--- flow/run.sh ---
#!/bin/bash
# the make line also repeats each setting of config.mk as NAME=value (left out here)
make -C /OpenROAD-flow-scripts/flow DESIGN_CONFIG=/design/flow/config.mk WORK_HOME=/design/flow/orfs CLKGATE_MAP_FILE= finish
--- flow/config.mk ---
export PLATFORM = sky130hd
export DESIGN_NAME = FPU_top_level
export DESIGN_NICKNAME = FPU_top_level
export VERILOG_FILES = /design/flow/design.v
export SDC_FILE = /design/flow/constraint.sdc
export NUM_CORES = 4
export LEC_CHECK = 0
export CAP_MARGIN = 20
export CORE_MARGIN = 7
export CORE_UTILIZATION = 63
export CTS_CLUSTER_DIAMETER = 281
export CTS_CLUSTER_SIZE = 98
export PLACE_DENSITY = 0.41
export SETUP_SLACK_MARGIN = -0.06
export SLEW_MARGIN = 0
--- flow/constraint.sdc ---
create_clock -name core_clock -period 10.0 [get_ports {clk}]
set_input_delay 2.0000 -clock core_clock [delete_from_list [all_inputs] [get_ports {clk}]]
set_output_delay 2.0000 -clock core_clock [all_outputs]
set_load 0.01 [all_outputs]
--- flow/design.v ---
module ADD_step1
  (
   input  [31:0] floating_point1_in,
   input  [31:0] floating_point2_in,
   output 	 sign_shifted,
   output [25:0] frac_shifted,
   output 	 sign_not_shifted,
   output [25:0] frac_not_shifted,
   output [7:0]  exp_max
   );
   reg  [7:0] 	 unsigned_exp_diff;
   reg 		 cmp_out;  
   wire [31:0] 	 floating_point_shift;
   wire [31:0] 	 floating_point_not_shift;
   reg  [31:0] 	 shifted_floating_point;
   int_compare cmp_exponents (
			      .exp1(floating_point1_in[30:23]), 
			      .exp2(floating_point2_in[30:23]),
			      .u_diff(unsigned_exp_diff),
			      .cmp_out(cmp_out)
			      );
   assign floating_point_shift = cmp_out ? floating_point1_in : floating_point2_in;
   assign floating_point_not_shift = cmp_out ? floating_point2_in : floating_point1_in;
   assign exp_max = cmp_out ? floating_point2_in[30:23] : floating_point1_in[30:23];
   right_shift shift_frac_with_smaller_exp (
	       .fraction({1'b1, floating_point_shift[22:0], 2'b0}),
	       .shift_amount(unsigned_exp_diff),
	       .result(frac_shifted)
	       );
   assign frac_not_shifted = {1'b1, floating_point_not_shift[22:0], 2'b0};
   assign sign_not_shifted = floating_point_not_shift[31];
   assign sign_shifted     = floating_point_shift[31];
endmodule
module ADD_step2
  (
   input  [25:0] frac1,
   input         sign1,
   input  [25:0] frac2,
   input         sign2,
   input  [7:0]  exp_max_in, 
   output        sign_out,
   output [25:0] sum,
   output        carry_out,
   output reg [7:0]  exp_max_out
   );
   reg [26:0] 	 frac1_signed;
   reg [26:0] 	 frac2_signed;
   reg [26:0] 	 sum_signed;
   always_comb begin : exp_max_assignment
      if(sum_signed == 0) exp_max_out = 8'b00000000;
      else exp_max_out = exp_max_in;
   end
   u_to_s change_to_signed1(
			    .sign(sign1),
			    .frac_unsigned(frac1),
			    .frac_signed(frac1_signed)
			    );
   u_to_s change_to_signed2(
			    .sign(sign2),
			    .frac_unsigned(frac2),
			    .frac_signed(frac2_signed)
			    );
  adder_26b add_signed_fracs(
			     .frac1(frac1_signed),
			     .frac2(frac2_signed),
			     .sum(sum_signed),
			     .ovf(carry_out)
			     );
   s_to_u change_to_unsigned(
			     .frac_signed(sum_signed),
			     .sign(sign_out),
			     .frac_unsigned(sum)
			     );
endmodule
module ADD_step3
  (
   input 	 ovf_in,
   input 	 unf_in,
   input 	 dz,  
   input 	 inv,
   input [2:0] 	 frm,
   input [7:0] 	 exponent_max_in,
   input 	 sign_in,
   input [25:0]  frac_in,
   input 	 carry_out,
   output [31:0] floating_point_out,
   output [4:0]  flags
   );
   wire        inexact;
   wire        sign;
   wire [7:0]  exponent;
   wire [22:0] frac;
   assign {sign, exponent, frac} = floating_point_out;
   reg [7:0] exp_minus_shift_amount;
   reg [25:0] shifted_frac;
   reg [7:0]  shifted_amount;
   reg [7:0]  exp_out;
   reg        ovf;
   reg        unf;
   left_shift shift_left (
			  .fraction(frac_in),
			  .result(shifted_frac),
			  .shifted_amount(shifted_amount)
			  );
   subtract SUB (
		 .exp1(exponent_max_in),
		 .shifted_amount(shifted_amount),
		 .result(exp_minus_shift_amount)
		 );
   reg [24:0] round_this;
   always_comb begin
      ovf = 0;
      unf = 0;
      if(carry_out == 1) begin
	 round_this = frac_in[25:1];
	 exp_out    = exponent_max_in + 1;
	 if((exponent_max_in == 8'b11111110) && (~unf_in)) ovf = 1;
      end
      else begin
	 round_this = shifted_frac[24:0];
	 exp_out    = exp_minus_shift_amount;
	 if(({1'b0, exponent_max_in} < shifted_amount) && (~ovf_in)) unf = 1;
      end
   end
   reg [31:0] round_out;
   logic round_flag;
   rounder ROUND (
		  .frm(frm),
		  .sign(sign_in),
		  .exp_in(exp_out),
		  .fraction(round_this),
		  .round_out(round_out),
		  .rounded(round_flag)
		  );
   assign inexact                  = ovf_in | ovf | unf_in | unf | round_flag;
   assign flags                    = {inv, dz, (ovf | ovf_in), (unf | unf_in), inexact};
   assign floating_point_out[31]   = round_out[31];
   assign floating_point_out[30:0] = inv    ? 31'b1111111101111111111111111111111 :
				     ovf_in ? 31'b1111111100000000000000000000000 :
				     ovf    ? 31'b1111111100000000000000000000000 :
				     unf_in ? 31'b0000000000000000000000000000000 :
				     unf    ? 31'b0000000000000000000000000000000 :
				     round_out[30:0];
endmodule
module MUL_step1
  (
   input  [31:0] fp1_in,
   input  [31:0] fp2_in,
   output        sign1,
   output        sign2,
   output [7:0]  exp1,
   output [7:0]  exp2,
   output [25:0] product,
   output        carry_out
   );
   assign sign1 = fp1_in[31];
   assign sign2 = fp2_in[31];
   assign exp1  = fp1_in[30:23];
   assign exp2  = fp2_in[30:23];
   mul_26b MUL (
		.frac_in1({1'b1, fp1_in[22:0], 2'b00}),
		.frac_in2({1'b1, fp2_in[22:0], 2'b00}),
		.frac_out(product),
		.overflow(carry_out)
		);
endmodule  
module MUL_step2
  (
   input        sign1,
   input        sign2,
   input  [7:0] exp1,
   input  [7:0] exp2,
   output       sign_out,
   output [7:0] sum_exp,
   output reg   ovf,
   output reg   unf,
   input        carry
   );
   adder_8b add_EXPs(
		     .carry(carry),
		     .exp1(exp1),
		     .exp2(exp2),
		     .sum(sum_exp),
		     .ovf(ovf),
		     .unf(unf)
		     );
   assign sign_out = sign1 ^ sign2;
endmodule
module int_compare(
	input      [7:0] exp1,
	input      [7:0] exp2,
	output     [7:0] u_diff,
	output reg       cmp_out
);
wire [8:0] u_exp1 = {1'b0, exp1};
wire [8:0] u_exp2 = {1'b0, exp2}; 
reg  [8:0] diff;
assign u_diff = diff[7:0];
always_comb begin 
	diff = u_exp1 - u_exp2;
	case(diff[8]) 
		1'b0: cmp_out = 1'b0;
		1'b1: begin
		      cmp_out = 1'b1; 
		      diff = -diff;
		      end
	endcase
end 
endmodule
module right_shift(
	input      [25:0] fraction,
	input      [7:0]  shift_amount,
	output reg [25:0] result
);
	always_comb begin
		case(shift_amount)
			0 : result = fraction;
			1 : result =  {1'd0, fraction[25:1]}; 
			2 : result =  {2'd0, fraction[25:2]};
			3 : result =  {3'd0, fraction[25:3]};
			4 : result =  {4'd0, fraction[25:4]};
			5 : result =  {5'd0, fraction[25:5]};
			6 : result =  {6'd0, fraction[25:6]};
			7 : result =  {7'd0, fraction[25:7]};
			8 : result =  {8'd0, fraction[25:8]};
			9 : result =  {9'd0, fraction[25:9]};
			10: result = {10'd0, fraction[25:10]}; 
			11: result = {11'd0, fraction[25:11]};
			12: result = {12'd0, fraction[25:12]};
			13: result = {13'd0, fraction[25:13]};
			14: result = {14'd0, fraction[25:14]};
			15: result = {15'd0, fraction[25:15]};
			16: result = {16'd0, fraction[25:16]};
			17: result = {17'd0, fraction[25:17]};
			18: result = {18'd0, fraction[25:18]};
			19: result = {19'd0, fraction[25:19]};
			20: result = {20'd0, fraction[25:20]};
			21: result = {21'd0, fraction[25:21]};
			22: result = {22'd0, fraction[25:22]};
			23: result = {23'd0, fraction[25:23]};
			24: result = {24'd0, fraction[25:24]};
			25: result = {25'd0, fraction[25]};
		   default: result = 26'd0;
	        endcase
	end
endmodule
module u_to_s(
	input             sign,
	input      [25:0] frac_unsigned,
	output reg [26:0] frac_signed
);
always_comb begin
	frac_signed = {1'b0, frac_unsigned};
	if(sign == 1) begin
		frac_signed = -frac_signed;
	end
end
endmodule
module s_to_u(
	input      [26:0] frac_signed,
	output reg        sign,
	output     [25:0] frac_unsigned
);
reg [26:0] rfrac_signed;
assign frac_unsigned = rfrac_signed[25:0];
always_comb begin
        sign = 0;
	rfrac_signed = frac_signed;
	if(frac_signed[26] == 1) begin
		rfrac_signed = -frac_signed;
		sign         = 1;
	end
end
endmodule
module adder_26b(
	input      [26:0] frac1,
	input      [26:0] frac2, 
	output reg [26:0] sum, 
	output reg        ovf
);
always_comb begin 
   sum = frac1 + frac2;
   ovf = 0;
   if(frac1[26] == 1 && frac2[26]== 1 && sum[26] == 0) begin
      ovf = 1;
      sum[26] = 1;
   end
   if(frac1[26] == 0 && frac2[26]== 0 && sum[26] == 1) begin
      ovf = 1;
      sum[26] = 0;
   end
end
endmodule
module mul_26b
(
 input  [25:0] frac_in1,
 input  [25:0] frac_in2,
 output [25:0] frac_out,
 output        overflow
 );
   reg 	[51:0] frac_out_52b;
   assign overflow = frac_out_52b[51];
   assign frac_out = frac_out_52b[50:25];
   always_comb begin : MULTIPLY
      frac_out_52b = frac_in1 * frac_in2;
   end
endmodule   
module adder_8b(
	input carry,
	input [7:0]  exp1,
	input [7:0]  exp2, 
	output [7:0] sum, 
	output 	     ovf,
	output 	     unf
);
   reg [7:0] 	     r_exp1;
   reg [7:0] 	     r_exp2;
   reg [7:0] 	     r_sum;
   always_comb begin
      r_exp1 = exp1 - 8'b10000000;
      r_exp2 = exp2 - 8'b10000000;
      r_sum  = r_exp1 + r_exp2;
   end
   assign sum = (exp1 + exp2) - 8'b10000000;  
   assign ovf = r_sum[7] && ~r_exp1[7] && ~r_exp2[7];
   assign unf = ((carry != 1) || (sum != 8'b11111111)) && (~r_sum[7] && r_exp1[7] && r_exp2[7]);
endmodule
module subtract
(
 input  [7:0] exp1,
 input  [7:0] shifted_amount,
 output [7:0] result
);
   reg [8:0]  u_exp1;
   reg [8:0]  u_shifted_amount;
   reg [8:0]  u_result;
always_comb   begin
   u_exp1           = {1'b0, exp1};
   u_shifted_amount = {1'b0,shifted_amount};
   u_result         = u_exp1 - u_shifted_amount;
end
   assign result = u_result[7:0];
endmodule  
module rounder(
	       input      [2:0]  frm,
	       input 		 sign,
	       input      [7:0]  exp_in,
	       input      [24:0] fraction,
	       output reg [31:0] round_out,
	       output            rounded
	       );
   reg        round_amount;
   localparam RNE = 3'b000;
   localparam RZE = 3'b001;
   localparam RDN = 3'b010;
   localparam RUP = 3'b011;
   localparam RMM = 3'b100;
   always_comb begin
      round_amount = 0;
      if(fraction[24:2] != '1) begin
	 if(frm == RNE) begin
	    if(fraction[1:0] == 2'b11)
	      round_amount = 1;
	 end
	 else if(frm == RZE) begin
	    round_amount = 0;
	 end
	 else if(frm == RDN) begin
	 if(sign == 1 && ((fraction[0] == 1) || (fraction[1] == 1)))
	    round_amount = 1;
	 end
	 else if(frm == RUP) begin
	    if(sign == 0 && ((fraction[0] == 1) || (fraction[1] == 1)))
	      round_amount = 1;
	 end
	 else if(frm == RMM) begin
	    if(fraction[1] == 1)
	      round_amount = 1;
	 end
      end  
   end  
   assign rounded   = round_amount;
   assign round_out = {sign, exp_in, fraction[24:2] + round_amount};
endmodule
module left_shift(
	input      [25:0] fraction,
	output reg [25:0] result,
	output reg [7:0] shifted_amount
);
	always_comb begin
	        result = fraction; 
	        shifted_amount = 0;
		casez(fraction) 
			26'b01????????????????????????: begin result = {fraction[24:0], 1'd0}; shifted_amount = 1;  end
			26'b001???????????????????????: begin result = {fraction[23:0], 2'd0}; shifted_amount = 2;  end
			26'b0001??????????????????????: begin result = {fraction[22:0], 3'd0}; shifted_amount = 3;  end 
			26'b00001?????????????????????: begin result = {fraction[21:0], 4'd0}; shifted_amount = 4;  end
			26'b000001????????????????????: begin result = {fraction[20:0], 5'd0}; shifted_amount = 5;  end
			26'b0000001???????????????????: begin result = {fraction[19:0], 6'd0}; shifted_amount = 6;  end
			26'b00000001??????????????????: begin result = {fraction[18:0], 7'd0}; shifted_amount = 7;  end 
			26'b000000001?????????????????: begin result = {fraction[17:0], 8'd0}; shifted_amount = 8;  end
			26'b0000000001????????????????: begin result = {fraction[16:0], 9'd0}; shifted_amount = 9;  end
			26'b00000000001???????????????: begin result = {fraction[15:0],10'd0}; shifted_amount = 10; end
			26'b000000000001??????????????: begin result = {fraction[14:0],11'd0}; shifted_amount = 11; end
			26'b0000000000001?????????????: begin result = {fraction[13:0],12'd0}; shifted_amount = 12; end
			26'b00000000000001????????????: begin result = {fraction[12:0],13'd0}; shifted_amount = 13; end
			26'b000000000000001???????????: begin result = {fraction[11:0],14'd0}; shifted_amount = 14; end
			26'b0000000000000001??????????: begin result = {fraction[10:0],15'd0}; shifted_amount = 15; end
			26'b00000000000000001?????????: begin result = {fraction[9:0], 16'd0}; shifted_amount = 16; end
			26'b000000000000000001????????: begin result = {fraction[8:0], 17'd0}; shifted_amount = 17; end
			26'b0000000000000000001???????: begin result = {fraction[7:0], 18'd0}; shifted_amount = 18; end
			26'b00000000000000000001??????: begin result = {fraction[6:0], 19'd0}; shifted_amount = 19; end
			26'b000000000000000000001?????: begin result = {fraction[5:0], 20'd0}; shifted_amount = 20; end
			26'b0000000000000000000001????: begin result = {fraction[4:0], 21'd0}; shifted_amount = 21; end
			26'b00000000000000000000001???: begin result = {fraction[3:0], 22'd0}; shifted_amount = 22; end
			26'b000000000000000000000001??: begin result = {fraction[2:0], 23'd0}; shifted_amount = 23; end
			26'b0000000000000000000000001?: begin result = {fraction[1:0], 24'd0}; shifted_amount = 24; end
			26'b00000000000000000000000001: begin result = {fraction[0],   25'd0}; shifted_amount = 25; end
		endcase
	end
endmodule
module FPU_top_level
(
 input 	       clk,
 input 	       nrst,
 input  [31:0] floating_point1,
 input  [31:0] floating_point2,
 input  [2:0]  frm,
 input  [6:0]  funct7,
 output [31:0] floating_point_out,
 output [4:0]  flags
 );
   reg [2:0]   frm2;
   reg [2:0]   frm3;
   reg [6:0]   funct7_2;
   reg [6:0]   funct7_3;
   localparam ADD = 7'b0100000;
   localparam MUL = 7'b0000010;
   reg 	       sign_shifted;
   reg [25:0]  frac_shifted;
   reg 	       sign_not_shifted;
   reg [25:0]  frac_not_shifted;
   reg [7:0]   exp_max;
   reg         mul_sign1;
   reg         mul_sign2;
   reg [7:0]   mul_exp1;
   reg [7:0]   mul_exp2;
   reg [25:0]  product;
   reg         mul_carry_out;
   reg [61:0]  step1_to_step2;
   reg [61:0]  nxt_step1_to_step2;
   reg        add_sign_out;
   reg [25:0] add_sum;
   reg 	      add_carry_out;
   reg [7:0]  add_exp_max;
   reg        mul_sign_out;
   reg [7:0]  sum_exp;
   reg        mul_ovf;
   reg        mul_unf;
   reg        inv;
   reg        inv2;
   reg        inv3;
   reg [37:0] step2_to_step3;
   reg [37:0] nxt_step2_to_step3;
        ADD_step1 addStep1(
			   .floating_point1_in(floating_point1),
			   .floating_point2_in(floating_point2),
			   .sign_shifted(sign_shifted),
			   .frac_shifted(frac_shifted),
			   .sign_not_shifted(sign_not_shifted),
			   .frac_not_shifted(frac_not_shifted),
			   .exp_max(exp_max)
			   );
        MUL_step1 mulStep1(
			   .fp1_in(floating_point1),
			   .fp2_in(floating_point2),
			   .sign1(mul_sign1),
			   .sign2(mul_sign2),
			   .exp1(mul_exp1),
			   .exp2(mul_exp2),
			   .product(product),
			   .carry_out(mul_carry_out)
			   );
   always_comb begin : check_for_invalid_op
      inv = 0;
      if(funct7 == ADD) begin
	 if((floating_point1[30:0] == 31'h7F800000) && 
	    (floating_point2[30:0] == 31'h7F800000) && 
	    (floating_point1[31] ^ floating_point2[31])) begin
	        inv = 1;
	 end
      end
      if(funct7 == MUL) begin
	 if(((floating_point1[30:0] == 31'h00000000)  &&
	     (floating_point2[30:0] == 31'h7F800000)) ||
	    ((floating_point1[30:0] == 31'h7F800000)  &&
	     (floating_point2[30:0] == 31'h00000000))) begin
	        inv = 1;
	 end
      end
   end  
   always_comb begin : select_op_step1to2
      nxt_step1_to_step2 = '0;
      case(funct7)
	ADD: begin
	   nxt_step1_to_step2[61]    = sign_shifted;
	   nxt_step1_to_step2[60:35] = frac_shifted;
	   nxt_step1_to_step2[34]    = sign_not_shifted;
	   nxt_step1_to_step2[33:8]  = frac_not_shifted;
	   nxt_step1_to_step2[7:0]   = exp_max;
	end
	MUL: begin
	   nxt_step1_to_step2[61]    = mul_sign1;
	   nxt_step1_to_step2[60]    = mul_sign2;
           nxt_step1_to_step2[59:52] = mul_exp1;
	   nxt_step1_to_step2[51:44] = mul_exp2;
	   nxt_step1_to_step2[43:18] = product;
	   nxt_step1_to_step2[17]    = mul_carry_out;
	end
      endcase  
   end  
   always_ff @ (posedge clk, negedge nrst) begin : STEP1_to_STEP2
      if(nrst == 0) begin
         frm2           <= 0;
	 step1_to_step2 <= 0;
         funct7_2       <= 0;
	 inv2           <= 0;
      end
      else begin
         frm2           <= frm;
	 step1_to_step2 <= nxt_step1_to_step2;
	 funct7_2       <= funct7;
	 inv2           <= inv;
      end
   end 
	 ADD_step2 add_step2 (
			      .frac1(step1_to_step2[60:35]),     
			      .sign1(step1_to_step2[61]),        
			      .frac2(step1_to_step2[33:8]),      
			      .sign2(step1_to_step2[34]),        
			      .exp_max_in(step1_to_step2[7:0]),  
			      .sign_out(add_sign_out),
			      .sum(add_sum),
			      .carry_out(add_carry_out),
			      .exp_max_out(add_exp_max)
			      );
         MUL_step2 mul_step2 (
			      .sign1(step1_to_step2[61]),    
			      .sign2(step1_to_step2[60]),    
			      .exp1(step1_to_step2[59:52]),  
			      .exp2(step1_to_step2[51:44]),  
			      .sign_out(mul_sign_out),
			      .sum_exp(sum_exp),
			      .ovf(mul_ovf),
			      .unf(mul_unf),
			      .carry(step1_to_step2[17])
			      );
   always_comb begin : select_op_step2to3
      nxt_step2_to_step3 = '0;
      case(funct7_2)
	ADD: begin
	   nxt_step2_to_step3[37:36]= 2'b00;
	   nxt_step2_to_step3[35]   = add_sign_out;
	   nxt_step2_to_step3[34:9] = add_sum;
	   nxt_step2_to_step3[8]    = add_carry_out;
	   nxt_step2_to_step3[7:0]  = add_exp_max;
	end
	MUL: begin
	   nxt_step2_to_step3[37]   = mul_ovf;
       	   nxt_step2_to_step3[36]   = mul_unf;	      
	   nxt_step2_to_step3[35]   = mul_sign_out;
	   nxt_step2_to_step3[34:9] = step1_to_step2[43:18];  
	   nxt_step2_to_step3[8]    = step1_to_step2[17];     
	   nxt_step2_to_step3[7:0]  = sum_exp;
	end
      endcase  
   end  
   always_ff @ (posedge clk, negedge nrst) begin : STEP2_to_STEP3
      if(nrst == 0) begin
	 funct7_3       <= 0;
         step2_to_step3 <= 0;
	 frm3           <= 0;
	 inv3           <= 0;
      end
      else begin
	 funct7_3       <= funct7_2;
	 step2_to_step3 <= nxt_step2_to_step3;
	 frm3           <= frm2;
	 inv3           <= inv2;
      end 
   end  
   reg o;
   always_comb begin
      if((step2_to_step3[7:0] == 8'b11111111) && (step2_to_step3[36] == 1'b0) && (step2_to_step3[8] == 0)) o = 1;
      else o = step2_to_step3[37]; 
   end
   ADD_step3 step3 (
		    .ovf_in(o),
		    .unf_in(step2_to_step3[36]),
		    .dz(1'b0),
		    .inv(inv3),
		    .frm(frm3),
		    .exponent_max_in(step2_to_step3[7:0]),
		    .sign_in(step2_to_step3[35]),
		    .frac_in(step2_to_step3[34:9]),
		    .carry_out(step2_to_step3[8]),
		    .floating_point_out(floating_point_out),
		    .flags(flags)
		    );
 endmodule
==> results of run 1 <==
[per-stage QoR]
step / util, % / hold WS [ps] / std cells / area, um2 / worst slack (ps)
finish: 69.43 / 347.0 / 4924 / 36560 / 361.2
global route: 69.43 / 358.2 / 4924 / 36560 / 25.04
CTS: 69.39 / 348.3 / 4919 / 36540 / 459.3
detailed placement: 68.23 / 337.2 / 4887 / 35930 / 29.12
global placement: 68.22 / 331.6 / 4886 / 35920 / 159.7
floorplan: - / 331.2 / 4220 / 33670 / 1125
[per-layer routing]
layer	track usage (%)	vias to the layer above	wire length [um]
met1	50.78	15730	45020
met5	0	-	0
met4	21.75	0	8143
li1	-	14070	-
met2	59.89	2224	52100
met3	9.033	554	13820
[area by class of cell]
| class | count | area share [%] |
|---|---|---|
| clock inverter | 15 | 0.5031 |
| inverter | 642 | 6.591 |
| tap | 688 | 2.355 |
| antenna | 4 | 0.02738 |
| sequential | 113 | 7.738 |
| timing repair buffer | 293 | 7.153 |
| clock buffer | 17 | 1.164 |
| multi-input combinational | 3152 | 74.47 |
==> flow_summary_export.csv, run 1 <==
group,metric,value,unit
outcome,status,"complete, no violations",
logic_synthesis,mux_share,1.256,%
worst_setup_path,cp-endpoint,"step1_to_step2[42]",
logic_synthesis,ys_ff,113,
finish,syn2layout_area_growth,8.576,%
detailed_routing,vias_per_cell,6.615,
final_timing,finalHoldViolations,0,
global_route,grt_max_degree,70,
finish,comb_area,0.02723,mm2
logic_synthesis,top_cell_area_share,29.07,%
detailed_routing,avgRoutedWirePerCell,24.18,um
clock_tree,cts_inserted_buffers,17,
die,dieHeight,245.2,um
worst_setup_path,worstSetupEndpointType,"flop",
pwr,clockPowerShare,4.5,%
worst_setup_path,crit_slowest_cell,"clkdlybuf4s50_1",
die,fp_util,63.95,%
logic_synthesis,postSynthSeqShare,8.398,%
finish,nNetsFinal,5012,
pwr,irDropWorstVdd,0.9148,mV
logic_synthesis,ys_sh_xor,4.162,%
logic_synthesis,ys_top_logic_family,"adder cells",
final_timing,finClkSkew,14.42,ps
min_path,hold_start,"frm2[0]",
worst_setup_path,crit_type,"in -> reg",
logic_synthesis,simple_gate_area_share,20.50,%
pwr,p_switching,7.855,mW
final_timing,setup-violations-final,0,
logic_synthesis,yosysChipArea,0.03367,mm2
clock_tree,cts.sinks,113,
flow_run,warnings,35,
die,num_io_pins,113,
pwr,power_density,388.4,mW/mm2
pwr,leakagePower,17.35,nW
clock_tree,cts_hold_buf,0,
clock_tree,clk_pin_slew,60,ps
worst_setup_path,cp_num_cells,29,
detailed_routing,drt_iter0_drc,4366,
worst_setup_path,max_stage_delay,880,ps
global_route,grt_pass1_vias,32590,
detailed_routing,dr.pass1.iters,8,
worst_setup_path,reg2regPathDepth,20,
global_route,antenna_found_initial,5,
pwr,powerSeq,0.506,mW
clock_tree,clk_latency,430,ps
finish,fillers,4432,
die,core-area,0.05266,mm2
final_timing,max-slew-margin-rel,24.44,%
min_path,whs_path_depth,0,
pwr,internal_power,6.345,mW
logic_synthesis,top_cells_by_count,"inv_1, nand2_1, fa_1",
die,rows,84,
global_route,track_usage,38.99,%
pwr,p_comb,13.1,mW
worst_setup_path,critPathLaunch,"floating_point2[3]",
global_route,gr-total-overflow,0,
logic_synthesis,ys.flop_type,"dfrtp_1",
clock_tree,cts_setup_buffers,0,
die,die_w,245.2,um
final_timing,worst-slew-pin-transition,1129,ps
worst_setup_path,crit_family,"adder cells",
logic_synthesis,synth-cells-yosys,4220,
final_timing,drv_slew,0,
logic_synthesis,synth.distinct_cells,96,
pwr,power_switching_share,55.31,%
placed_design,gp_congestion,1.030,
pwr,clk-power,0.637,mW
placed_design,io_buffers,111,
worst_setup_path,critical_path.max_fanout,11,
clock_tree,clk_path_buf_depth,2,
logic_synthesis,ys_sh_aoi,17.28,%
pwr,total_power,14.20,mW
logic_synthesis,synth_async_sr_flop_share,100.0,%
detailed_routing,vias,32570,
logic_synthesis,synthCells,4220,
final_timing,rsz0062_at_grt,"false",
detailed_routing,drc,0,
worst_setup_path,worst_ep_arrival_time,9920,ps
logic_synthesis,synth_area,0.03367,mm2
logic_synthesis,syn-mean-instance-area,7.979,um2
logic_synthesis,yosys.area.top_type,"fa_1",
pwr,power.group.top,"combinational cells",
logic_synthesis,fp_nets,5013,
worst_setup_path,startpoint_type,"primary input",
worst_setup_path,crit_top_cell,"fa_1",
die,die_area,0.06012,mm2
finish,flop_area,0.002829,mm2
clock_tree,cts_tree,"built",
worst_setup_path,rr_endpoint,"step2_to_step3[6]",
flow_run,maxCapViolCount,0,
final_timing,finalCriticalPeriod,9639,ps
pwr,pwr-share-comb,92.0,%
detailed_routing,ant_nets,0,
detailed_routing,routed_wl,119.1,mm
logic_synthesis,synth-adder-area-share,37.54,%
logic_synthesis,ys.warnings.count,14,
logic_synthesis,most_common_cell,"inv_1",
final_timing,fmaxAchievable,0.1037,GHz
worst_setup_path,worst_ep_required_time,10280,ps
worst_setup_path,path_buffers,9,
clock_tree,root_buffer,"clkbuf_16",
clock_tree,htree_levels,4,
global_route,grt_pass1_wl,185.8,mm
clock_tree,cts_resized,0,
min_path,min_to,"frm3[0]",
final_timing,tns,0,ps
final_timing,finalClockPeriodUsage,96.39,%
pwr,seqPwrFrac,3.6,%
min_path,hold_path.class,"reg -> reg",
worst_setup_path,r2r-start,"step1_to_step2[43]",
logic_synthesis,edf_count,0,
logic_synthesis,area_leaders,"fa_1, ha_1, dfrtp_1, inv_1, nand2_1",
worst_setup_path,r2r_setup_slack,3390,ps
placed_design,dp_hpwl,90.25,mm
==> run 2: changes to the inputs <==
Settings changed: CAP_MARGIN 20 to 30, CORE_ASPECT_RATIO set to 0.5, CORE_MARGIN 7 to 2, CORE_UTILIZATION 63 to 72, CTS_CLUSTER_DIAMETER 281 to 258, CTS_CLUSTER_SIZE 98 to 43, MAX_ROUTING_LAYER set to met4, PLACE_DENSITY 0.41 to 0.67, SETUP_SLACK_MARGIN -0.06 to -0.59, SLEW_MARGIN 0 to 20, TNS_END_PERCENT set to 100.
Clock period 10.0 ns to 7.27 ns, I/O delays scaled along.
==> flow_summary_export.csv, run 2 <==
group,metric,value,unit
logic_synthesis,synth-cells-yosys,4220,
clock_tree,root_buffer,"clkbuf_16",
global_route,gr-total-overflow,261,
logic_synthesis,syn-mean-instance-area,7.979,um2
die,rows,55,
logic_synthesis,synth_async_sr_flop_share,100.0,%
die,die_w,309.8,um
logic_synthesis,ys_sh_aoi,17.28,%
die,fp_util,73.69,%
logic_synthesis,edf_count,0,
die,dieHeight,156.9,um
logic_synthesis,yosys.area.top_type,"fa_1",
logic_synthesis,top_cells_by_count,"inv_1, nand2_1, fa_1",
clock_tree,cts_hold_buf,0,
logic_synthesis,ys_top_logic_family,"adder cells",
logic_synthesis,postSynthSeqShare,8.398,%
logic_synthesis,yosysChipArea,0.03367,mm2
clock_tree,cts.sinks,113,
placed_design,gp_congestion,1.180,
die,core-area,0.04569,mm2
placed_design,dp.cells,5067,
outcome,status,"aborted with a tool error",
logic_synthesis,ys.flop_type,"dfrtp_1",
logic_synthesis,synthCells,4220,
placed_design,dp_hpwl,105.5,mm
clock_tree,htree_levels,4,
outcome,tool.error,"[ERROR GRT-0232] Routing congestion too high. Check the congestion heatmap in the GUI.",
logic_synthesis,synth-adder-area-share,37.54,%
logic_synthesis,top_cell_area_share,29.07,%
logic_synthesis,fp_nets,5013,
clock_tree,cts_inserted_buffers,17,
logic_synthesis,ys_sh_xor,4.162,%
logic_synthesis,synth.distinct_cells,96,
die,die_area,0.04862,mm2
logic_synthesis,mux_share,1.256,%
outcome,stop_stage,"global routing",
placed_design,place_ws,-1832,ps
logic_synthesis,synth_area,0.03367,mm2
logic_synthesis,simple_gate_area_share,20.50,%
logic_synthesis,ys_ff,113,
logic_synthesis,ys.warnings.count,14,
placed_design,io_buffers,111,
global_route,track_usage,80.86,%
placed_design,placed_cell_area,0.03794,mm2
logic_synthesis,most_common_cell,"inv_1",
logic_synthesis,area_leaders,"fa_1, ha_1, dfrtp_1, inv_1, nand2_1",
die,num_io_pins,113,
clock_tree,clk_path_buf_depth,2,
## run 2: through the flow
stage	util (%)	hold slack [ps]
floorplan	-	331.2
global placement	83.02	331.7
detailed placement	83.02	337.9
CTS	84.57	349.2
## run 2: layer usage
| metal | track usage, % | GRT overflow |
|---|---|---|
| met5 | - | - |
| met4 | 77.64 | 90 |
| met3 | 66.30 | 27 |
| met2 | 93.96 | 112 |
| met1 | 80.78 | 32 |
## run 2: what timing repair did
item                                    4_1_cts
cloned                                        3
resized                                     168
endpoints found under the setup margin       26
setup buffers                                17
pin swaps                                    38
==> run 3: changes to the inputs <==
Settings changed: CAP_MARGIN 30 to 20, CORE_ASPECT_RATIO 0.5 to not set, CORE_UTILIZATION 72 to 68, CTS_CLUSTER_DIAMETER 258 to 326, CTS_CLUSTER_SIZE 43 to 39, PLACE_DENSITY 0.67 to not set, SETUP_SLACK_MARGIN -0.59 to not set, TNS_END_PERCENT 100 to not set.
Clock period 7.27 ns to 7.48 ns, I/O delays scaled along.
==> flow_summary_export.csv, run 3 <==
group,metric,value,unit
logic_synthesis,mux_share,1.256,%
die,num_io_pins,113,
logic_synthesis,ys.flop_type,"dfrtp_1",
logic_synthesis,syn-mean-instance-area,7.979,um2
outcome,stop_stage,"global routing",
clock_tree,root_buffer,"clkbuf_16",
clock_tree,clk_path_buf_depth,2,
logic_synthesis,ys_top_logic_family,"adder cells",
logic_synthesis,postSynthSeqShare,8.398,%
clock_tree,htree_levels,4,
logic_synthesis,fp_nets,5013,
die,rows,81,
clock_tree,cts.sinks,113,
clock_tree,cts_inserted_buffers,17,
logic_synthesis,ys_sh_aoi,17.28,%
logic_synthesis,area_leaders,"fa_1, ha_1, dfrtp_1, inv_1, nand2_1",
logic_synthesis,synth_async_sr_flop_share,100.0,%
logic_synthesis,synth.distinct_cells,96,
die,die_w,226.5,um
logic_synthesis,ys.warnings.count,14,
die,fp_util,68.79,%
placed_design,gp_congestion,1.115,
logic_synthesis,synth-cells-yosys,4220,
logic_synthesis,edf_count,0,
logic_synthesis,yosys.area.top_type,"fa_1",
logic_synthesis,most_common_cell,"inv_1",
logic_synthesis,yosysChipArea,0.03367,mm2
logic_synthesis,top_cells_by_count,"inv_1, nand2_1, fa_1",
outcome,status,"aborted with a tool error",
die,die_area,0.05131,mm2
placed_design,dp.cells,5077,
logic_synthesis,ys_ff,113,
logic_synthesis,ys_sh_xor,4.162,%
logic_synthesis,synthCells,4220,
die,dieHeight,226.5,um
logic_synthesis,top_cell_area_share,29.07,%
placed_design,dp_hpwl,103.0,mm
global_route,gr-total-overflow,60,
placed_design,io_buffers,111,
die,core-area,0.04895,mm2
outcome,tool.error,"[ERROR GRT-0232] Routing congestion too high. Check the congestion heatmap in the GUI.",
global_route,track_usage,76.82,%
logic_synthesis,synth_area,0.03367,mm2
clock_tree,cts_hold_buf,0,
logic_synthesis,simple_gate_area_share,20.50,%
logic_synthesis,synth-adder-area-share,37.54,%
[run 3: per-stage QoR]
step	util, %	instance area, um2	setup TNS, ps	worst slack [ps]
2_1_floorplan	-	34260	-303.1	-142.0
3_3_place_gp	77.63	38000	-21420	-1262
3_5_place_dp	77.63	38000	-29000	-1516
4_1_cts	81.17	39740	-6370	-560.4
[run 3: routing by layer]
metal  overflow  GRT usage [%]
met1          1          78.43
met4         20          71.84
met3          1          61.55
met5          -              -
met2         38          88.96
[run 3: timing repair]
action / 4_1_cts
gates resized: 159
cloned: 10
buffers inserted: 67
setup endpoints to repair: 36
pin swaps: 76
==> run 4: changes to the inputs <==
Settings changed: ABC_AREA set to 1, CAP_MARGIN 20 to 15, CORE_UTILIZATION 68 to 72, CTS_CLUSTER_DIAMETER 326 to 203, CTS_CLUSTER_SIZE 39 to 99, MAX_ROUTING_LAYER met4 to not set, TNS_END_PERCENT set to 5.
Clock period 7.48 ns to 5.5 ns, I/O delays scaled along.
==> flow_summary_export.csv, run 4 <==
group,metric,value,unit
outcome,status,"aborted with a tool error",
outcome,stop_stage,"global routing",
outcome,tool.error,"[ERROR GRT-0232] Routing congestion too high. Check the congestion heatmap in the GUI.",
logic_synthesis,fp_nets,6271,
logic_synthesis,ys.flop_type,"dfrtp_1",
logic_synthesis,synth-adder-area-share,35.51,%
clock_tree,clk_path_buf_depth,2,
logic_synthesis,top_cells_by_count,"nand2_1, inv_1, nor2_1",
die,fp_util,72.88,%
global_route,track_usage,87.13,%
logic_synthesis,ys.warnings.count,14,
die,rows,81,
logic_synthesis,simple_gate_area_share,28.67,%
die,num_io_pins,113,
clock_tree,cts_hold_buf,0,
logic_synthesis,edf_count,0,
logic_synthesis,synth.distinct_cells,63,
logic_synthesis,ys_sh_xor,1.894,%
logic_synthesis,ys_top_logic_family,"adder cells",
clock_tree,root_buffer,"clkbuf_16",
logic_synthesis,syn-mean-instance-area,6.499,um2
logic_synthesis,synth_area,0.03560,mm2
logic_synthesis,postSynthSeqShare,7.942,%
die,dieHeight,226.4,um
placed_design,dp.cells,6552,
placed_design,dp_hpwl,108.7,mm
logic_synthesis,yosysChipArea,0.03560,mm2
clock_tree,cts.sinks,113,
logic_synthesis,mux_share,0.02811,%
logic_synthesis,synthCells,5478,
placed_design,place_ws,-2330,ps
logic_synthesis,yosys.area.top_type,"fa_1",
logic_synthesis,area_leaders,"fa_1, nand2_1, inv_1, ha_1, dfrtp_1",
clock_tree,cts_inserted_buffers,17,
die,die_area,0.05124,mm2
logic_synthesis,synth-cells-yosys,5478,
placed_design,io_buffers,111,
logic_synthesis,synth_async_sr_flop_share,100.0,%
placed_design,placed_cell_area,0.04139,mm2
die,die_w,226.4,um
logic_synthesis,most_common_cell,"nand2_1",
placed_design,gp_congestion,1.134,
logic_synthesis,top_cell_area_share,27.50,%
logic_synthesis,ys_ff,113,
logic_synthesis,ys_sh_aoi,10.14,%
global_route,gr-total-overflow,562,
clock_tree,htree_levels,4,
die,core-area,0.04885,mm2
run 4: through the flow:
step / setup TNS [ps] / power (mW)
floorplan: -28590 / 21.16
global placement: -51640 / 34.19
detailed placement: -59250 / 36.09
CTS: -46410 / 38.68
run 4: timing repair:
| item | 4_1_cts |
|---|---|
| buffers inserted | 5 |
| cloned | 2 |
| endpoints found under the setup margin | 53 |
| pin swaps | 12 |
| resized | 85 |
| hold endpoints to repair | 0 |
run 4: per-layer routing:
metal,overflow,global-route usage (%)
met4,181,87.31
met5,11,57.77
met2,288,97.90
met3,48,78.05
met1,34,86.30
==> run 5: changes to the inputs <==
Settings changed: ABC_AREA 1 to not set, CAP_MARGIN 15 to 20, CORE_UTILIZATION 72 to 11, CTS_CLUSTER_DIAMETER 203 to not set, CTS_CLUSTER_SIZE 99 to not set, TNS_END_PERCENT 5 to not set.
Clock period 5.5 ns to 11.5 ns, I/O delays scaled along.
==> flow_summary_export.csv, run 5 <==
group,metric,value,unit
pwr,power_switching_share,56.63,%
global_route,grt_max_degree,62,
flow_run,warnings,33,
logic_synthesis,ys_ff,113,
clock_tree,cts.sinks,113,
placed_design,dp_hpwl,102.3,mm
pwr,seqPwrFrac,3.8,%
pwr,power.group.top,"combinational cells",
global_route,grt_pass1_wl,196.4,mm
clock_tree,cts_hold_buf,0,
global_route,antenna_found_initial,53,
worst_setup_path,r2r-start,"step1_to_step2[43]",
logic_synthesis,synth-cells-yosys,4220,
final_timing,setup-violations-final,0,
final_timing,finalHoldViolations,0,
logic_synthesis,synthCells,4220,
worst_setup_path,crit_type,"in -> reg",
final_timing,finalClockPeriodUsage,89.12,%
pwr,powerSeq,0.444,mW
logic_synthesis,ys_top_logic_family,"adder cells",
logic_synthesis,synth_area,0.03367,mm2
detailed_routing,routed_wl,128.8,mm
worst_setup_path,rr_endpoint,"step2_to_step3[0]",
final_timing,tns,0,ps
worst_setup_path,worst_ep_arrival_time,10580,ps
global_route,gr-total-overflow,0,
worst_setup_path,startpoint_type,"primary input",
min_path,hold_start,"frm2[1]",
worst_setup_path,path_buffers,10,
pwr,irDropWorstVdd,0.5947,mV
logic_synthesis,synth_async_sr_flop_share,100.0,%
logic_synthesis,top_cell_area_share,29.07,%
logic_synthesis,top_cells_by_count,"inv_1, nand2_1, fa_1",
worst_setup_path,critical_path.max_fanout,15,
clock_tree,clk_latency,460,ps
global_route,track_usage,8.152,%
pwr,clockPowerShare,4.7,%
placed_design,dp.cells,8256,
die,die_w,557.3,um
clock_tree,clk_path_buf_depth,2,
logic_synthesis,syn-mean-instance-area,7.979,um2
logic_synthesis,ys_sh_xor,4.162,%
final_timing,finClkSkew,13.84,ps
clock_tree,cts_setup_buffers,0,
final_timing,finalCriticalPeriod,10250,ps
detailed_routing,drc,0,
die,core-area,0.3053,mm2
pwr,p_comb,10.6,mW
logic_synthesis,ys_sh_aoi,17.28,%
global_route,busiest_layer,"met2",
pwr,internal_power,5.008,mW
clock_tree,cts_resized,0,
logic_synthesis,most_common_cell,"inv_1",
die,dieHeight,557.3,um
pwr,leakagePower,17.08,nW
finish,syn2layout_area_growth,19.86,%
pwr,power_density,286.1,mW/mm2
flow_run,maxCapViolCount,0,
logic_synthesis,synth-adder-area-share,37.54,%
placed_design,gp_congestion,0.9497,
die,fp_util,11.03,%
min_path,whs_path_depth,0,
worst_setup_path,r2r_setup_slack,4690,ps
logic_synthesis,postSynthSeqShare,8.398,%
logic_synthesis,yosysChipArea,0.03367,mm2
final_timing,fmaxAchievable,0.09757,GHz
global_route,grt_use_met3,1.613,%
pwr,clk-power,0.545,mW
logic_synthesis,area_leaders,"fa_1, ha_1, dfrtp_1, inv_1, nand2_1",
worst_setup_path,worstSetupEndpointType,"flop",
pwr,pwr-share-comb,91.4,%
global_route,use_met1,10.11,%
worst_setup_path,cp-endpoint,"step1_to_step2[17]",
final_timing,drv_slew,0,
logic_synthesis,edf_count,0,
clock_tree,root_buffer,"clkbuf_16",
finish,comb_area,0.02724,mm2
final_timing,worst-slew-pin-transition,1107,ps
min_path,min_to,"frm3[1]",
die,die_area,0.3106,mm2
finish,fillers,35140,
global_route,grt_pass1_vias,30820,
clock_tree,clk_pin_slew,60,ps
die,rows,203,
final_timing,max-slew-margin-rel,24.08,%
worst_setup_path,max_stage_delay,960,ps
worst_setup_path,cp_num_cells,30,
clock_tree,htree_levels,4,
detailed_routing,drt_iter0_drc,3568,
clock_tree,cts_tree,"built",
worst_setup_path,crit_slowest_cell,"clkdlybuf4s50_1",
worst_setup_path,crit_top_cell,"inv_1",
finish,fin_cells,8291,
detailed_routing,vias_per_cell,3.758,
logic_synthesis,yosys.area.top_type,"fa_1",
worst_setup_path,worst_ep_required_time,11830,ps
logic_synthesis,ys.warnings.count,14,
finish,flop_area,0.002829,mm2
detailed_routing,avgRoutedWirePerCell,15.54,um
logic_synthesis,simple_gate_area_share,20.50,%
detailed_routing,vias,31160,
min_path,hold_path.class,"reg -> reg",
finish,nNetsFinal,4968,
worst_setup_path,reg2regPathDepth,20,
final_timing,rsz0062_at_grt,"false",
detailed_routing,ant_nets,0,
global_route,grt_util_met2,13.84,%
logic_synthesis,ys.flop_type,"dfrtp_1",
worst_setup_path,critPathLaunch,"floating_point2[2]",
outcome,status,"complete, no violations",
die,num_io_pins,113,
pwr,p_switching,6.539,mW
clock_tree,cts_inserted_buffers,17,
worst_setup_path,crit_family,"AND-OR/OR-AND gates",
detailed_routing,dr.pass1.iters,8,
logic_synthesis,synth.distinct_cells,96,
logic_synthesis,fp_nets,5013,
placed_design,io_buffers,111,
logic_synthesis,mux_share,1.256,%
-- run 5: final cells by class --
class                      count  area share (%)
clock inverter                15          0.4278
inverter                     642           5.971
sequential                   113           7.009
antenna                        3         0.01860
multi-input combinational   3152           67.50
tap                         4100           12.71
timing repair buffer         249           5.314
clock buffer                  17           1.054
-- run 5: layer usage --
| metal | routed length, um | part of all wire [%] |
|---|---|---|
| met5 | 103 | 0.080 |
| met3 | 10820 | 8.4 |
| met2 | 61290 | 48 |
| met1 | 51120 | 40 |
| met4 | 5511 | 4.3 |
-- run 5: metrics by stage --
stage          cell area (um2)  hold WS, ps  power (mW)  util (%)  worst slack (ps)
3_3_place_gp             39750        333.1       10.92     13.02             677.4
4_1_cts                  40340        352.6       11.55     13.21              1257
3_5_place_dp             39750        334.7       10.89     13.02             777.5
2_1_floorplan            33670        331.2       7.941         -              2325
5_1_grt                  40360        361.9       12.84     13.22             771.1
6_report                 40360        349.3       11.55     13.22              1251
==> run 6: changes to the inputs <==
Settings changed: CORE_UTILIZATION 11 to 30, CTS_CLUSTER_DIAMETER set to 330, CTS_CLUSTER_SIZE set to 98, PLACE_DENSITY_LB_ADDON set to 0.3, SETUP_SLACK_MARGIN set to -0.06, SLEW_MARGIN 20 to 40, TNS_END_PERCENT set to 15.
Clock period 11.5 ns to 10.0 ns, I/O delays scaled along.
==> flow_summary_export.csv, run 6 <==
group,metric,value,unit
detailed_routing,ant_nets,0,
finish,fillers,11720,
placed_design,gp_congestion,0.9643,
global_route,grt_max_degree,62,
finish,fin_cells,5710,
clock_tree,cts_tree,"built",
final_timing,finalCriticalPeriod,9378,ps
die,die_area,0.1149,mm2
logic_synthesis,top_cell_area_share,29.07,%
flow_run,maxCapViolCount,0,
logic_synthesis,syn-mean-instance-area,7.979,um2
worst_setup_path,max_stage_delay,790,ps
clock_tree,clk_path_buf_depth,2,
pwr,total_power,13.25,mW
detailed_routing,dr.pass1.iters,6,
min_path,min_to,"inv3",
worst_setup_path,rr_endpoint,"step2_to_step3[5]",
outcome,status,"complete, no violations",
final_timing,fmaxAchievable,0.1066,GHz
placed_design,dp_hpwl,95.81,mm
detailed_routing,avgRoutedWirePerCell,22.13,um
finish,fin_util,33.86,%
worst_setup_path,crit_family,"adder cells",
worst_setup_path,worstSetupEndpointType,"flop",
worst_setup_path,cp_num_cells,25,
global_route,grt_pass1_vias,31550,
die,num_io_pins,113,
detailed_routing,vias_per_cell,5.464,
detailed_routing,top_layer_used,"met5",
final_timing,max-slew-margin-rel,40.33,%
logic_synthesis,synthCells,4220,
final_timing,tns,0,ps
worst_setup_path,startpoint_type,"primary input",
die,rows,122,
die,dieHeight,339.0,um
worst_setup_path,reg2regPathDepth,20,
logic_synthesis,synth_async_sr_flop_share,100.0,%
worst_setup_path,r2r-start,"step1_to_step2[44]",
logic_synthesis,top_cells_by_count,"inv_1, nand2_1, fa_1",
worst_setup_path,crit_type,"in -> reg",
pwr,power.group.top,"combinational cells",
final_timing,finClkSkew,17.59,ps
clock_tree,cts_hold_buf,0,
logic_synthesis,mux_share,1.256,%
logic_synthesis,synth.distinct_cells,96,
final_timing,worst-slew-pin-transition,888.2,ps
final_timing,drv_slew,0,
logic_synthesis,ys_top_logic_family,"adder cells",
flow_run,warnings,33,
detailed_routing,wl_met3,9.196,mm
worst_setup_path,cp-endpoint,"step1_to_step2[35]",
finish,nNetsFinal,5000,
detailed_routing,vias,31200,
clock_tree,root_buffer,"clkbuf_16",
clock_tree,clk_pin_slew,70,ps
worst_setup_path,critPathLaunch,"floating_point2[1]",
clock_tree,clk_latency,440,ps
worst_setup_path,r2r_setup_slack,3980,ps
worst_setup_path,path_buffers,6,
pwr,seqPwrFrac,3.8,%
worst_setup_path,crit_top_cell,"fa_1",
logic_synthesis,area_leaders,"fa_1, ha_1, dfrtp_1, inv_1, nand2_1",
min_path,whs_path_depth,0,
logic_synthesis,yosysChipArea,0.03367,mm2
min_path,hold_path.class,"reg -> reg",
pwr,internal_power,5.886,mW
worst_setup_path,worst_ep_required_time,10310,ps
worst_setup_path,worst_ep_arrival_time,9690,ps
logic_synthesis,edf_count,0,
placed_design,io_buffers,111,
global_route,antenna_found_initial,3,
logic_synthesis,ys.flop_type,"dfrtp_1",
placed_design,dp.cells,5676,
detailed_routing,drt-met1-wl,54.32,mm
detailed_routing,drc,0,
die,fp_util,30.34,%
final_timing,rsz0062_at_grt,"false",
final_timing,finalHoldViolations,0,
final_timing,hold_slack,356.4,ps
min_path,hold_start,"inv2",
logic_synthesis,synth-adder-area-share,37.54,%
logic_synthesis,synth_area,0.03367,mm2
pwr,clk-power,0.627,mW
pwr,p_comb,12.1,mW
pwr,power_switching_share,55.57,%
global_route,grt_pass1_wl,195.4,mm
logic_synthesis,ys_sh_aoi,17.28,%
clock_tree,cts_setup_buffers,0,
logic_synthesis,synth-cells-yosys,4220,
logic_synthesis,simple_gate_area_share,20.50,%
pwr,clockPowerShare,4.7,%
clock_tree,cts_resized,0,
worst_setup_path,crit_slowest_cell,"clkdlybuf4s50_1",
pwr,pwr-share-comb,91.4,%
logic_synthesis,postSynthSeqShare,8.398,%
clock_tree,cts.sinks,113,
final_timing,finalClockPeriodUsage,93.78,%
clock_tree,htree_levels,4,
global_route,track_usage,21.68,%
pwr,power_density,352.6,mW/mm2
worst_setup_path,critical_path.max_fanout,15,
pwr,irDropWorstVdd,0.7175,mV
logic_synthesis,yosys.area.top_type,"fa_1",
finish,syn2layout_area_growth,11.59,%
pwr,leakagePower,17.30,nW
global_route,gr-total-overflow,0,
logic_synthesis,ys_ff,113,
detailed_routing,drt_iter0_drc,2570,
detailed_routing,routed_wl,126.4,mm
detailed_routing,dr_wl_met2,57.64,mm
pwr,p_switching,7.363,mW
logic_synthesis,most_common_cell,"inv_1",
logic_synthesis,fp_nets,5013,
logic_synthesis,ys.warnings.count,14,
pwr,powerSeq,0.508,mW
clock_tree,cts_inserted_buffers,17,
die,core-area,0.1110,mm2
final_timing,setup-violations-final,0,
logic_synthesis,ys_sh_xor,4.162,%
die,die_w,339.0,um
## run 6: final cells by class
| class | count | area, um2 | share of cell area [%] |
|---|---|---|---|
| clock buffer | 17 | 425.4 | 1.132 |
| clock inverter | 15 | 172.7 | 0.4595 |
| tap | 1488 | 1862 | 4.955 |
| inverter | 642 | 2410 | 6.413 |
| sequential | 113 | 2833 | 7.539 |
| multi-input combinational | 3152 | 27290 | 72.63 |
| timing repair buffer | 281 | 2576 | 6.856 |
| antenna | 2 | 5.005 | 0.01332 |
## run 6: layer usage
layer | global-route usage (%) | up-vias
li1 | - | 14030
met1 | 29.28 | 15430
met2 | 35.24 | 1439
met3 | 2.709 | 299
met4 | 8.361 | 2
met5 | 0 | -
## run 6: stage by stage
step	cell area, um2	setup slack [ps]
floorplan	33670	1125
global placement	36900	281.5
detailed placement	36930	141.9
CTS	37530	646.4
global route	37570	160.2
finish	37570	621.8
==> run 7: changes to the inputs <==
Settings changed: CAP_MARGIN 20 to 15, CELL_PAD_IN_SITES_DETAIL_PLACEMENT set to 1, CELL_PAD_IN_SITES_GLOBAL_PLACEMENT set to 1, CORE_ASPECT_RATIO set to 1.59, CORE_MARGIN 2 to 4, CORE_UTILIZATION 30 to 47, CTS_CLUSTER_DIAMETER 330 to 224, CTS_CLUSTER_SIZE 98 to 43, GPL_ROUTABILITY_DRIVEN set to 1, GPL_TIMING_DRIVEN set to 1, HOLD_SLACK_MARGIN set to -0.03, MAX_ROUTING_LAYER set to met5, SETUP_SLACK_MARGIN -0.06 to not set, SLEW_MARGIN 40 to 20, TNS_END_PERCENT 15 to 60.
Clock period 10.0 ns to 10.5 ns, I/O delays scaled along.
==> flow_summary_export.csv, run 7 <==
group,metric,value,unit
worst_setup_path,crit_type,"in -> reg",
detailed_routing,drc,0,
global_route,antenna_found_initial,5,
clock_tree,cts_hold_buf,0,
worst_setup_path,path_buffers,7,
logic_synthesis,area_leaders,"fa_1, ha_1, dfrtp_1, inv_1, nand2_1",
die,num_io_pins,113,
logic_synthesis,most_common_cell,"inv_1",
finish,fillers,8549,
logic_synthesis,top_cells_by_count,"inv_1, nand2_1, fa_1",
worst_setup_path,rr_endpoint,"step2_to_step3[1]",
min_path,whs_path_depth,0,
global_route,gr-total-overflow,0,
final_timing,finalClockPeriodUsage,93.65,%
logic_synthesis,syn-mean-instance-area,7.979,um2
min_path,hold_path.class,"reg -> reg",
global_route,grt_pass1_vias,36500,
logic_synthesis,synth-adder-area-share,37.54,%
pwr,leakagePower,17.27,nW
pwr,irDropWorstVdd,0.6245,mV
min_path,min_to,"frm3[2]",
pwr,power.group.top,"combinational cells",
detailed_routing,vias,33280,
worst_setup_path,crit_family,"adder cells",
logic_synthesis,mux_share,1.256,%
worst_setup_path,worst_ep_arrival_time,10130,ps
worst_setup_path,startpoint_type,"primary input",
worst_setup_path,cp_num_cells,26,
clock_tree,cts_inserted_buffers,17,
detailed_routing,drt_iter0_drc,2942,
clock_tree,cts_setup_buffers,0,
pwr,powerSeq,0.481,mW
clock_tree,cts_tree,"built",
die,rows,123,
die,dieHeight,345.5,um
logic_synthesis,ys_ff,113,
worst_setup_path,worstSetupEndpointType,"flop",
detailed_routing,dr.pass1.iters,5,
clock_tree,cts.sinks,113,
finish,nNetsFinal,5003,
logic_synthesis,synthCells,4220,
worst_setup_path,crit_slowest_cell,"clkdlybuf4s50_1",
final_timing,max-slew-margin-rel,24.25,%
pwr,p_comb,12.5,mW
pwr,pwr-share-comb,92.3,%
worst_setup_path,critPathLaunch,"floating_point2[13]",
logic_synthesis,top_cell_area_share,29.07,%
logic_synthesis,ys_sh_xor,4.162,%
pwr,seqPwrFrac,3.6,%
logic_synthesis,edf_count,0,
worst_setup_path,max_stage_delay,1020,ps
placed_design,io_buffers,111,
logic_synthesis,ys_sh_aoi,17.28,%
worst_setup_path,cp-endpoint,"step1_to_step2[17]",
pwr,clk-power,0.566,mW
final_timing,finalCriticalPeriod,9833,ps
final_timing,setup-violations-final,0,
placed_design,gp_congestion,1.043,
logic_synthesis,simple_gate_area_share,20.50,%
die,die_w,220.3,um
pwr,power_switching_share,57.14,%
final_timing,finClkSkew,9.576,ps
clock_tree,clk_latency,440,ps
flow_run,warnings,33,
clock_tree,clk_pin_slew,60,ps
pwr,clockPowerShare,4.2,%
detailed_routing,ant_nets,0,
placed_design,dp_hpwl,109.1,mm
final_timing,finalHoldViolations,0,
global_route,track_usage,36.76,%
clock_tree,htree_levels,4,
logic_synthesis,synth_area,0.03367,mm2
logic_synthesis,synth-cells-yosys,4220,
pwr,internal_power,5.799,mW
placed_design,place_ws,335.2,ps
final_timing,rsz0062_at_grt,"false",
final_timing,fmaxAchievable,0.1017,GHz
finish,stdcell_area,0.03673,mm2
global_route,grt_max_degree,66,
logic_synthesis,postSynthSeqShare,8.398,%
logic_synthesis,yosysChipArea,0.03367,mm2
worst_setup_path,reg2regPathDepth,20,
worst_setup_path,critical_path.max_fanout,16,
logic_synthesis,synth_async_sr_flop_share,100.0,%
detailed_routing,routed_wl,140.9,mm
pwr,power_density,368.3,mW/mm2
worst_setup_path,crit_top_cell,"fa_1",
clock_tree,clk_path_buf_depth,2,
outcome,status,"complete, no violations",
final_timing,setup_slack,666.8,ps
die,fp_util,47.46,%
logic_synthesis,fp_nets,5013,
worst_setup_path,r2r_setup_slack,3810,ps
clock_tree,root_buffer,"clkbuf_16",
placed_design,placed_cell_area,0.03613,mm2
pwr,p_switching,7.731,mW
logic_synthesis,yosys.area.top_type,"fa_1",
min_path,hold_start,"frm2[2]",
worst_setup_path,worst_ep_required_time,10800,ps
die,core-area,0.07095,mm2
pwr,total_power,13.53,mW
global_route,grt_pass1_wl,214.7,mm
logic_synthesis,synth.distinct_cells,96,
clock_tree,cts_resized,0,
final_timing,worst-slew-pin-transition,1119,ps
worst_setup_path,r2r-start,"step1_to_step2[42]",
logic_synthesis,ys.flop_type,"dfrtp_1",
final_timing,drv_slew,0,
logic_synthesis,ys_top_logic_family,"adder cells",
final_timing,tns,0,ps
die,die_area,0.07611,mm2
finish,syn2layout_area_growth,9.085,%
flow_run,maxCapViolCount,0,
detailed_routing,avgRoutedWirePerCell,27.29,um
detailed_routing,vias_per_cell,6.447,
logic_synthesis,ys.warnings.count,14,
run 7: layout make-up:
class / count / area (um2) / share of cell area (%)
Antenna cell: 2 / 5.005 / 0.01363
Clock buffer: 17 / 425.4 / 1.158
Clock inverter: 15 / 150.1 / 0.4088
Inverter: 642 / 2410 / 6.561
Multi-Input combinational cell: 3152 / 27260 / 74.21
Sequential cell: 113 / 2829 / 7.702
Tap cell: 937 / 1172 / 3.192
Timing Repair Buffer: 284 / 2482 / 6.758
run 7: metal layers:
| metal | global-route usage [%] | wire length [um] | vias to the layer above |
|---|---|---|---|
| li1 | - | - | 14040 |
| met5 | 0 | 0 | - |
| met2 | 63.19 | 69560 | 1822 |
| met3 | 5.678 | 9829 | 729 |
| met4 | 29.40 | 14510 | 0 |
| met1 | 39.48 | 46970 | 16690 |
run 7: metrics by stage:
| step | cells | hold WS, ps | util [%] |
|---|---|---|---|
| after floorplan | 4220 | 331.2 | - |
| after global placement | 5128 | 334.4 | 50.92 |
| after detailed placement | 5128 | 336.5 | 50.92 |
| after CTS | 5160 | 350.0 | 51.73 |
| after global routing | 5161 | 364.9 | 51.77 |
| final | 5162 | 349.4 | 51.77 |
==> run 8: changes to the inputs <==
Settings changed: CAP_MARGIN 15 to 20, CELL_PAD_IN_SITES_DETAIL_PLACEMENT 1 to 2, CELL_PAD_IN_SITES_GLOBAL_PLACEMENT 1 to not set, CORE_ASPECT_RATIO 1.59 to 1.9, CORE_MARGIN 4 to 2, CORE_UTILIZATION 47 to 41, CTS_CLUSTER_DIAMETER 224 to 248, CTS_CLUSTER_SIZE 43 to not set, MAX_ROUTING_LAYER met5 to met4, PLACE_DENSITY set to 0.83, PLACE_DENSITY_LB_ADDON 0.3 to not set, SETUP_SLACK_MARGIN set to 1.87, TNS_END_PERCENT 60 to not set.
Clock period 10.5 ns to 7.44 ns, I/O delays scaled along.
==> flow_summary_export.csv, run 8 <==
group,metric,value,unit
logic_synthesis,ys_ff,113,
logic_synthesis,simple_gate_area_share,20.50,%
outcome,stop_stage,"clock tree synthesis",
logic_synthesis,syn-mean-instance-area,7.979,um2
logic_synthesis,mux_share,1.256,%
logic_synthesis,edf_count,0,
die,die_area,0.08455,mm2
logic_synthesis,fp_nets,5013,
logic_synthesis,synth-cells-yosys,4220,
placed_design,dp_hpwl,202.4,mm
placed_design,gp_congestion,1.141,
logic_synthesis,synth_async_sr_flop_share,100.0,%
die,rows,144,
logic_synthesis,synth-adder-area-share,37.54,%
outcome,tool.error,"[ERROR DPL-0033] detailed placement checks failed during check placement.",
logic_synthesis,ys.flop_type,"dfrtp_1",
placed_design,dp.cells,5668,
logic_synthesis,postSynthSeqShare,8.398,%
logic_synthesis,top_cells_by_count,"inv_1, nand2_1, fa_1",
outcome,status,"aborted with a tool error",
die,fp_util,41.44,%
logic_synthesis,ys_top_logic_family,"adder cells",
logic_synthesis,synth_area,0.03367,mm2
placed_design,io_buffers,111,
die,dieHeight,399.0,um
logic_synthesis,ys_sh_xor,4.162,%
logic_synthesis,synthCells,4220,
die,die_w,211.9,um
logic_synthesis,yosys.area.top_type,"fa_1",
die,num_io_pins,113,
logic_synthesis,ys_sh_aoi,17.28,%
die,core-area,0.08126,mm2
logic_synthesis,top_cell_area_share,29.07,%
logic_synthesis,yosysChipArea,0.03367,mm2
logic_synthesis,area_leaders,"fa_1, ha_1, dfrtp_1, inv_1, nand2_1",
logic_synthesis,ys.warnings.count,14,
logic_synthesis,most_common_cell,"inv_1",
logic_synthesis,synth.distinct_cells,96,
-- run 8: metrics by stage --
step	power [mW]	utilization (%)	setup WS [ps]	area (um2)	hold slack [ps]
3_5_place_dp	26.94	49.50	-2460	40220	341.8
3_3_place_gp	22.58	49.49	-1569	40220	335.4
2_1_floorplan	13.84	-	-173.9	34500	331.2
==> run 9: changes to the inputs <==
Settings changed: CELL_PAD_IN_SITES_DETAIL_PLACEMENT 2 to not set, CORE_ASPECT_RATIO 1.9 to not set, CORE_UTILIZATION 41 to 70, CTS_CLUSTER_DIAMETER 248 to not set, CTS_CLUSTER_SIZE set to 34, GPL_ROUTABILITY_DRIVEN 1 to not set, GPL_TIMING_DRIVEN 1 to not set, HOLD_SLACK_MARGIN -0.03 to not set, MAX_ROUTING_LAYER met4 to not set, PLACE_DENSITY 0.83 to not set, SETUP_SLACK_MARGIN 1.87 to not set.
Clock period 7.44 ns to 8.2 ns, I/O delays scaled along.
==> flow_summary_export.csv, run 9 <==
group,metric,value,unit
clock_tree,cts_inserted_buffers,17,
placed_design,dp_hpwl,97.45,mm
clock_tree,clk_path_buf_depth,2,
logic_synthesis,synth_async_sr_flop_share,100.0,%
placed_design,io_buffers,111,
logic_synthesis,ys_sh_xor,4.162,%
die,rows,80,
clock_tree,cts.sinks,113,
logic_synthesis,synth-cells-yosys,4220,
logic_synthesis,yosys.area.top_type,"fa_1",
clock_tree,root_buffer,"clkbuf_16",
logic_synthesis,simple_gate_area_share,20.50,%
logic_synthesis,fp_nets,5013,
logic_synthesis,synth-adder-area-share,37.54,%
outcome,stop_stage,"global routing",
placed_design,gp_congestion,1.078,
logic_synthesis,top_cell_area_share,29.07,%
logic_synthesis,ys.warnings.count,14,
die,core-area,0.04765,mm2
die,die_area,0.04987,mm2
logic_synthesis,postSynthSeqShare,8.398,%
die,num_io_pins,113,
logic_synthesis,yosysChipArea,0.03367,mm2
die,dieHeight,223.3,um
logic_synthesis,ys_top_logic_family,"adder cells",
logic_synthesis,mux_share,1.256,%
logic_synthesis,area_leaders,"fa_1, ha_1, dfrtp_1, inv_1, nand2_1",
clock_tree,htree_levels,4,
logic_synthesis,synthCells,4220,
logic_synthesis,synth_area,0.03367,mm2
logic_synthesis,synth.distinct_cells,96,
placed_design,placed_cell_area,0.03749,mm2
logic_synthesis,ys_sh_aoi,17.28,%
logic_synthesis,most_common_cell,"inv_1",
logic_synthesis,syn-mean-instance-area,7.979,um2
die,die_w,223.3,um
logic_synthesis,top_cells_by_count,"inv_1, nand2_1, fa_1",
placed_design,dp.cells,5008,
logic_synthesis,ys.flop_type,"dfrtp_1",
logic_synthesis,edf_count,0,
logic_synthesis,ys_ff,113,
die,fp_util,70.67,%
outcome,status,"aborted with a tool error",
clock_tree,cts_hold_buf,0,
placed_design,place_ws,-988.2,ps
-- run 9: per-stage QoR --
step	hold slack [ps]	TNS, ps
2_1_floorplan	331.2	0
3_3_place_gp	332.5	-12830
3_5_place_dp	338.7	-15300
4_1_cts	352.7	-6.341
-- run 9: timing repair --
| action | CTS |
|---|---|
| gates cloned | 7 |
| pin swaps | 50 |
| setup buffers | 23 |
| endpoints found under the setup margin | 17 |
| gates resized | 117 |
Power figures rest on the tool's default switching activity, not on a simulated workload.
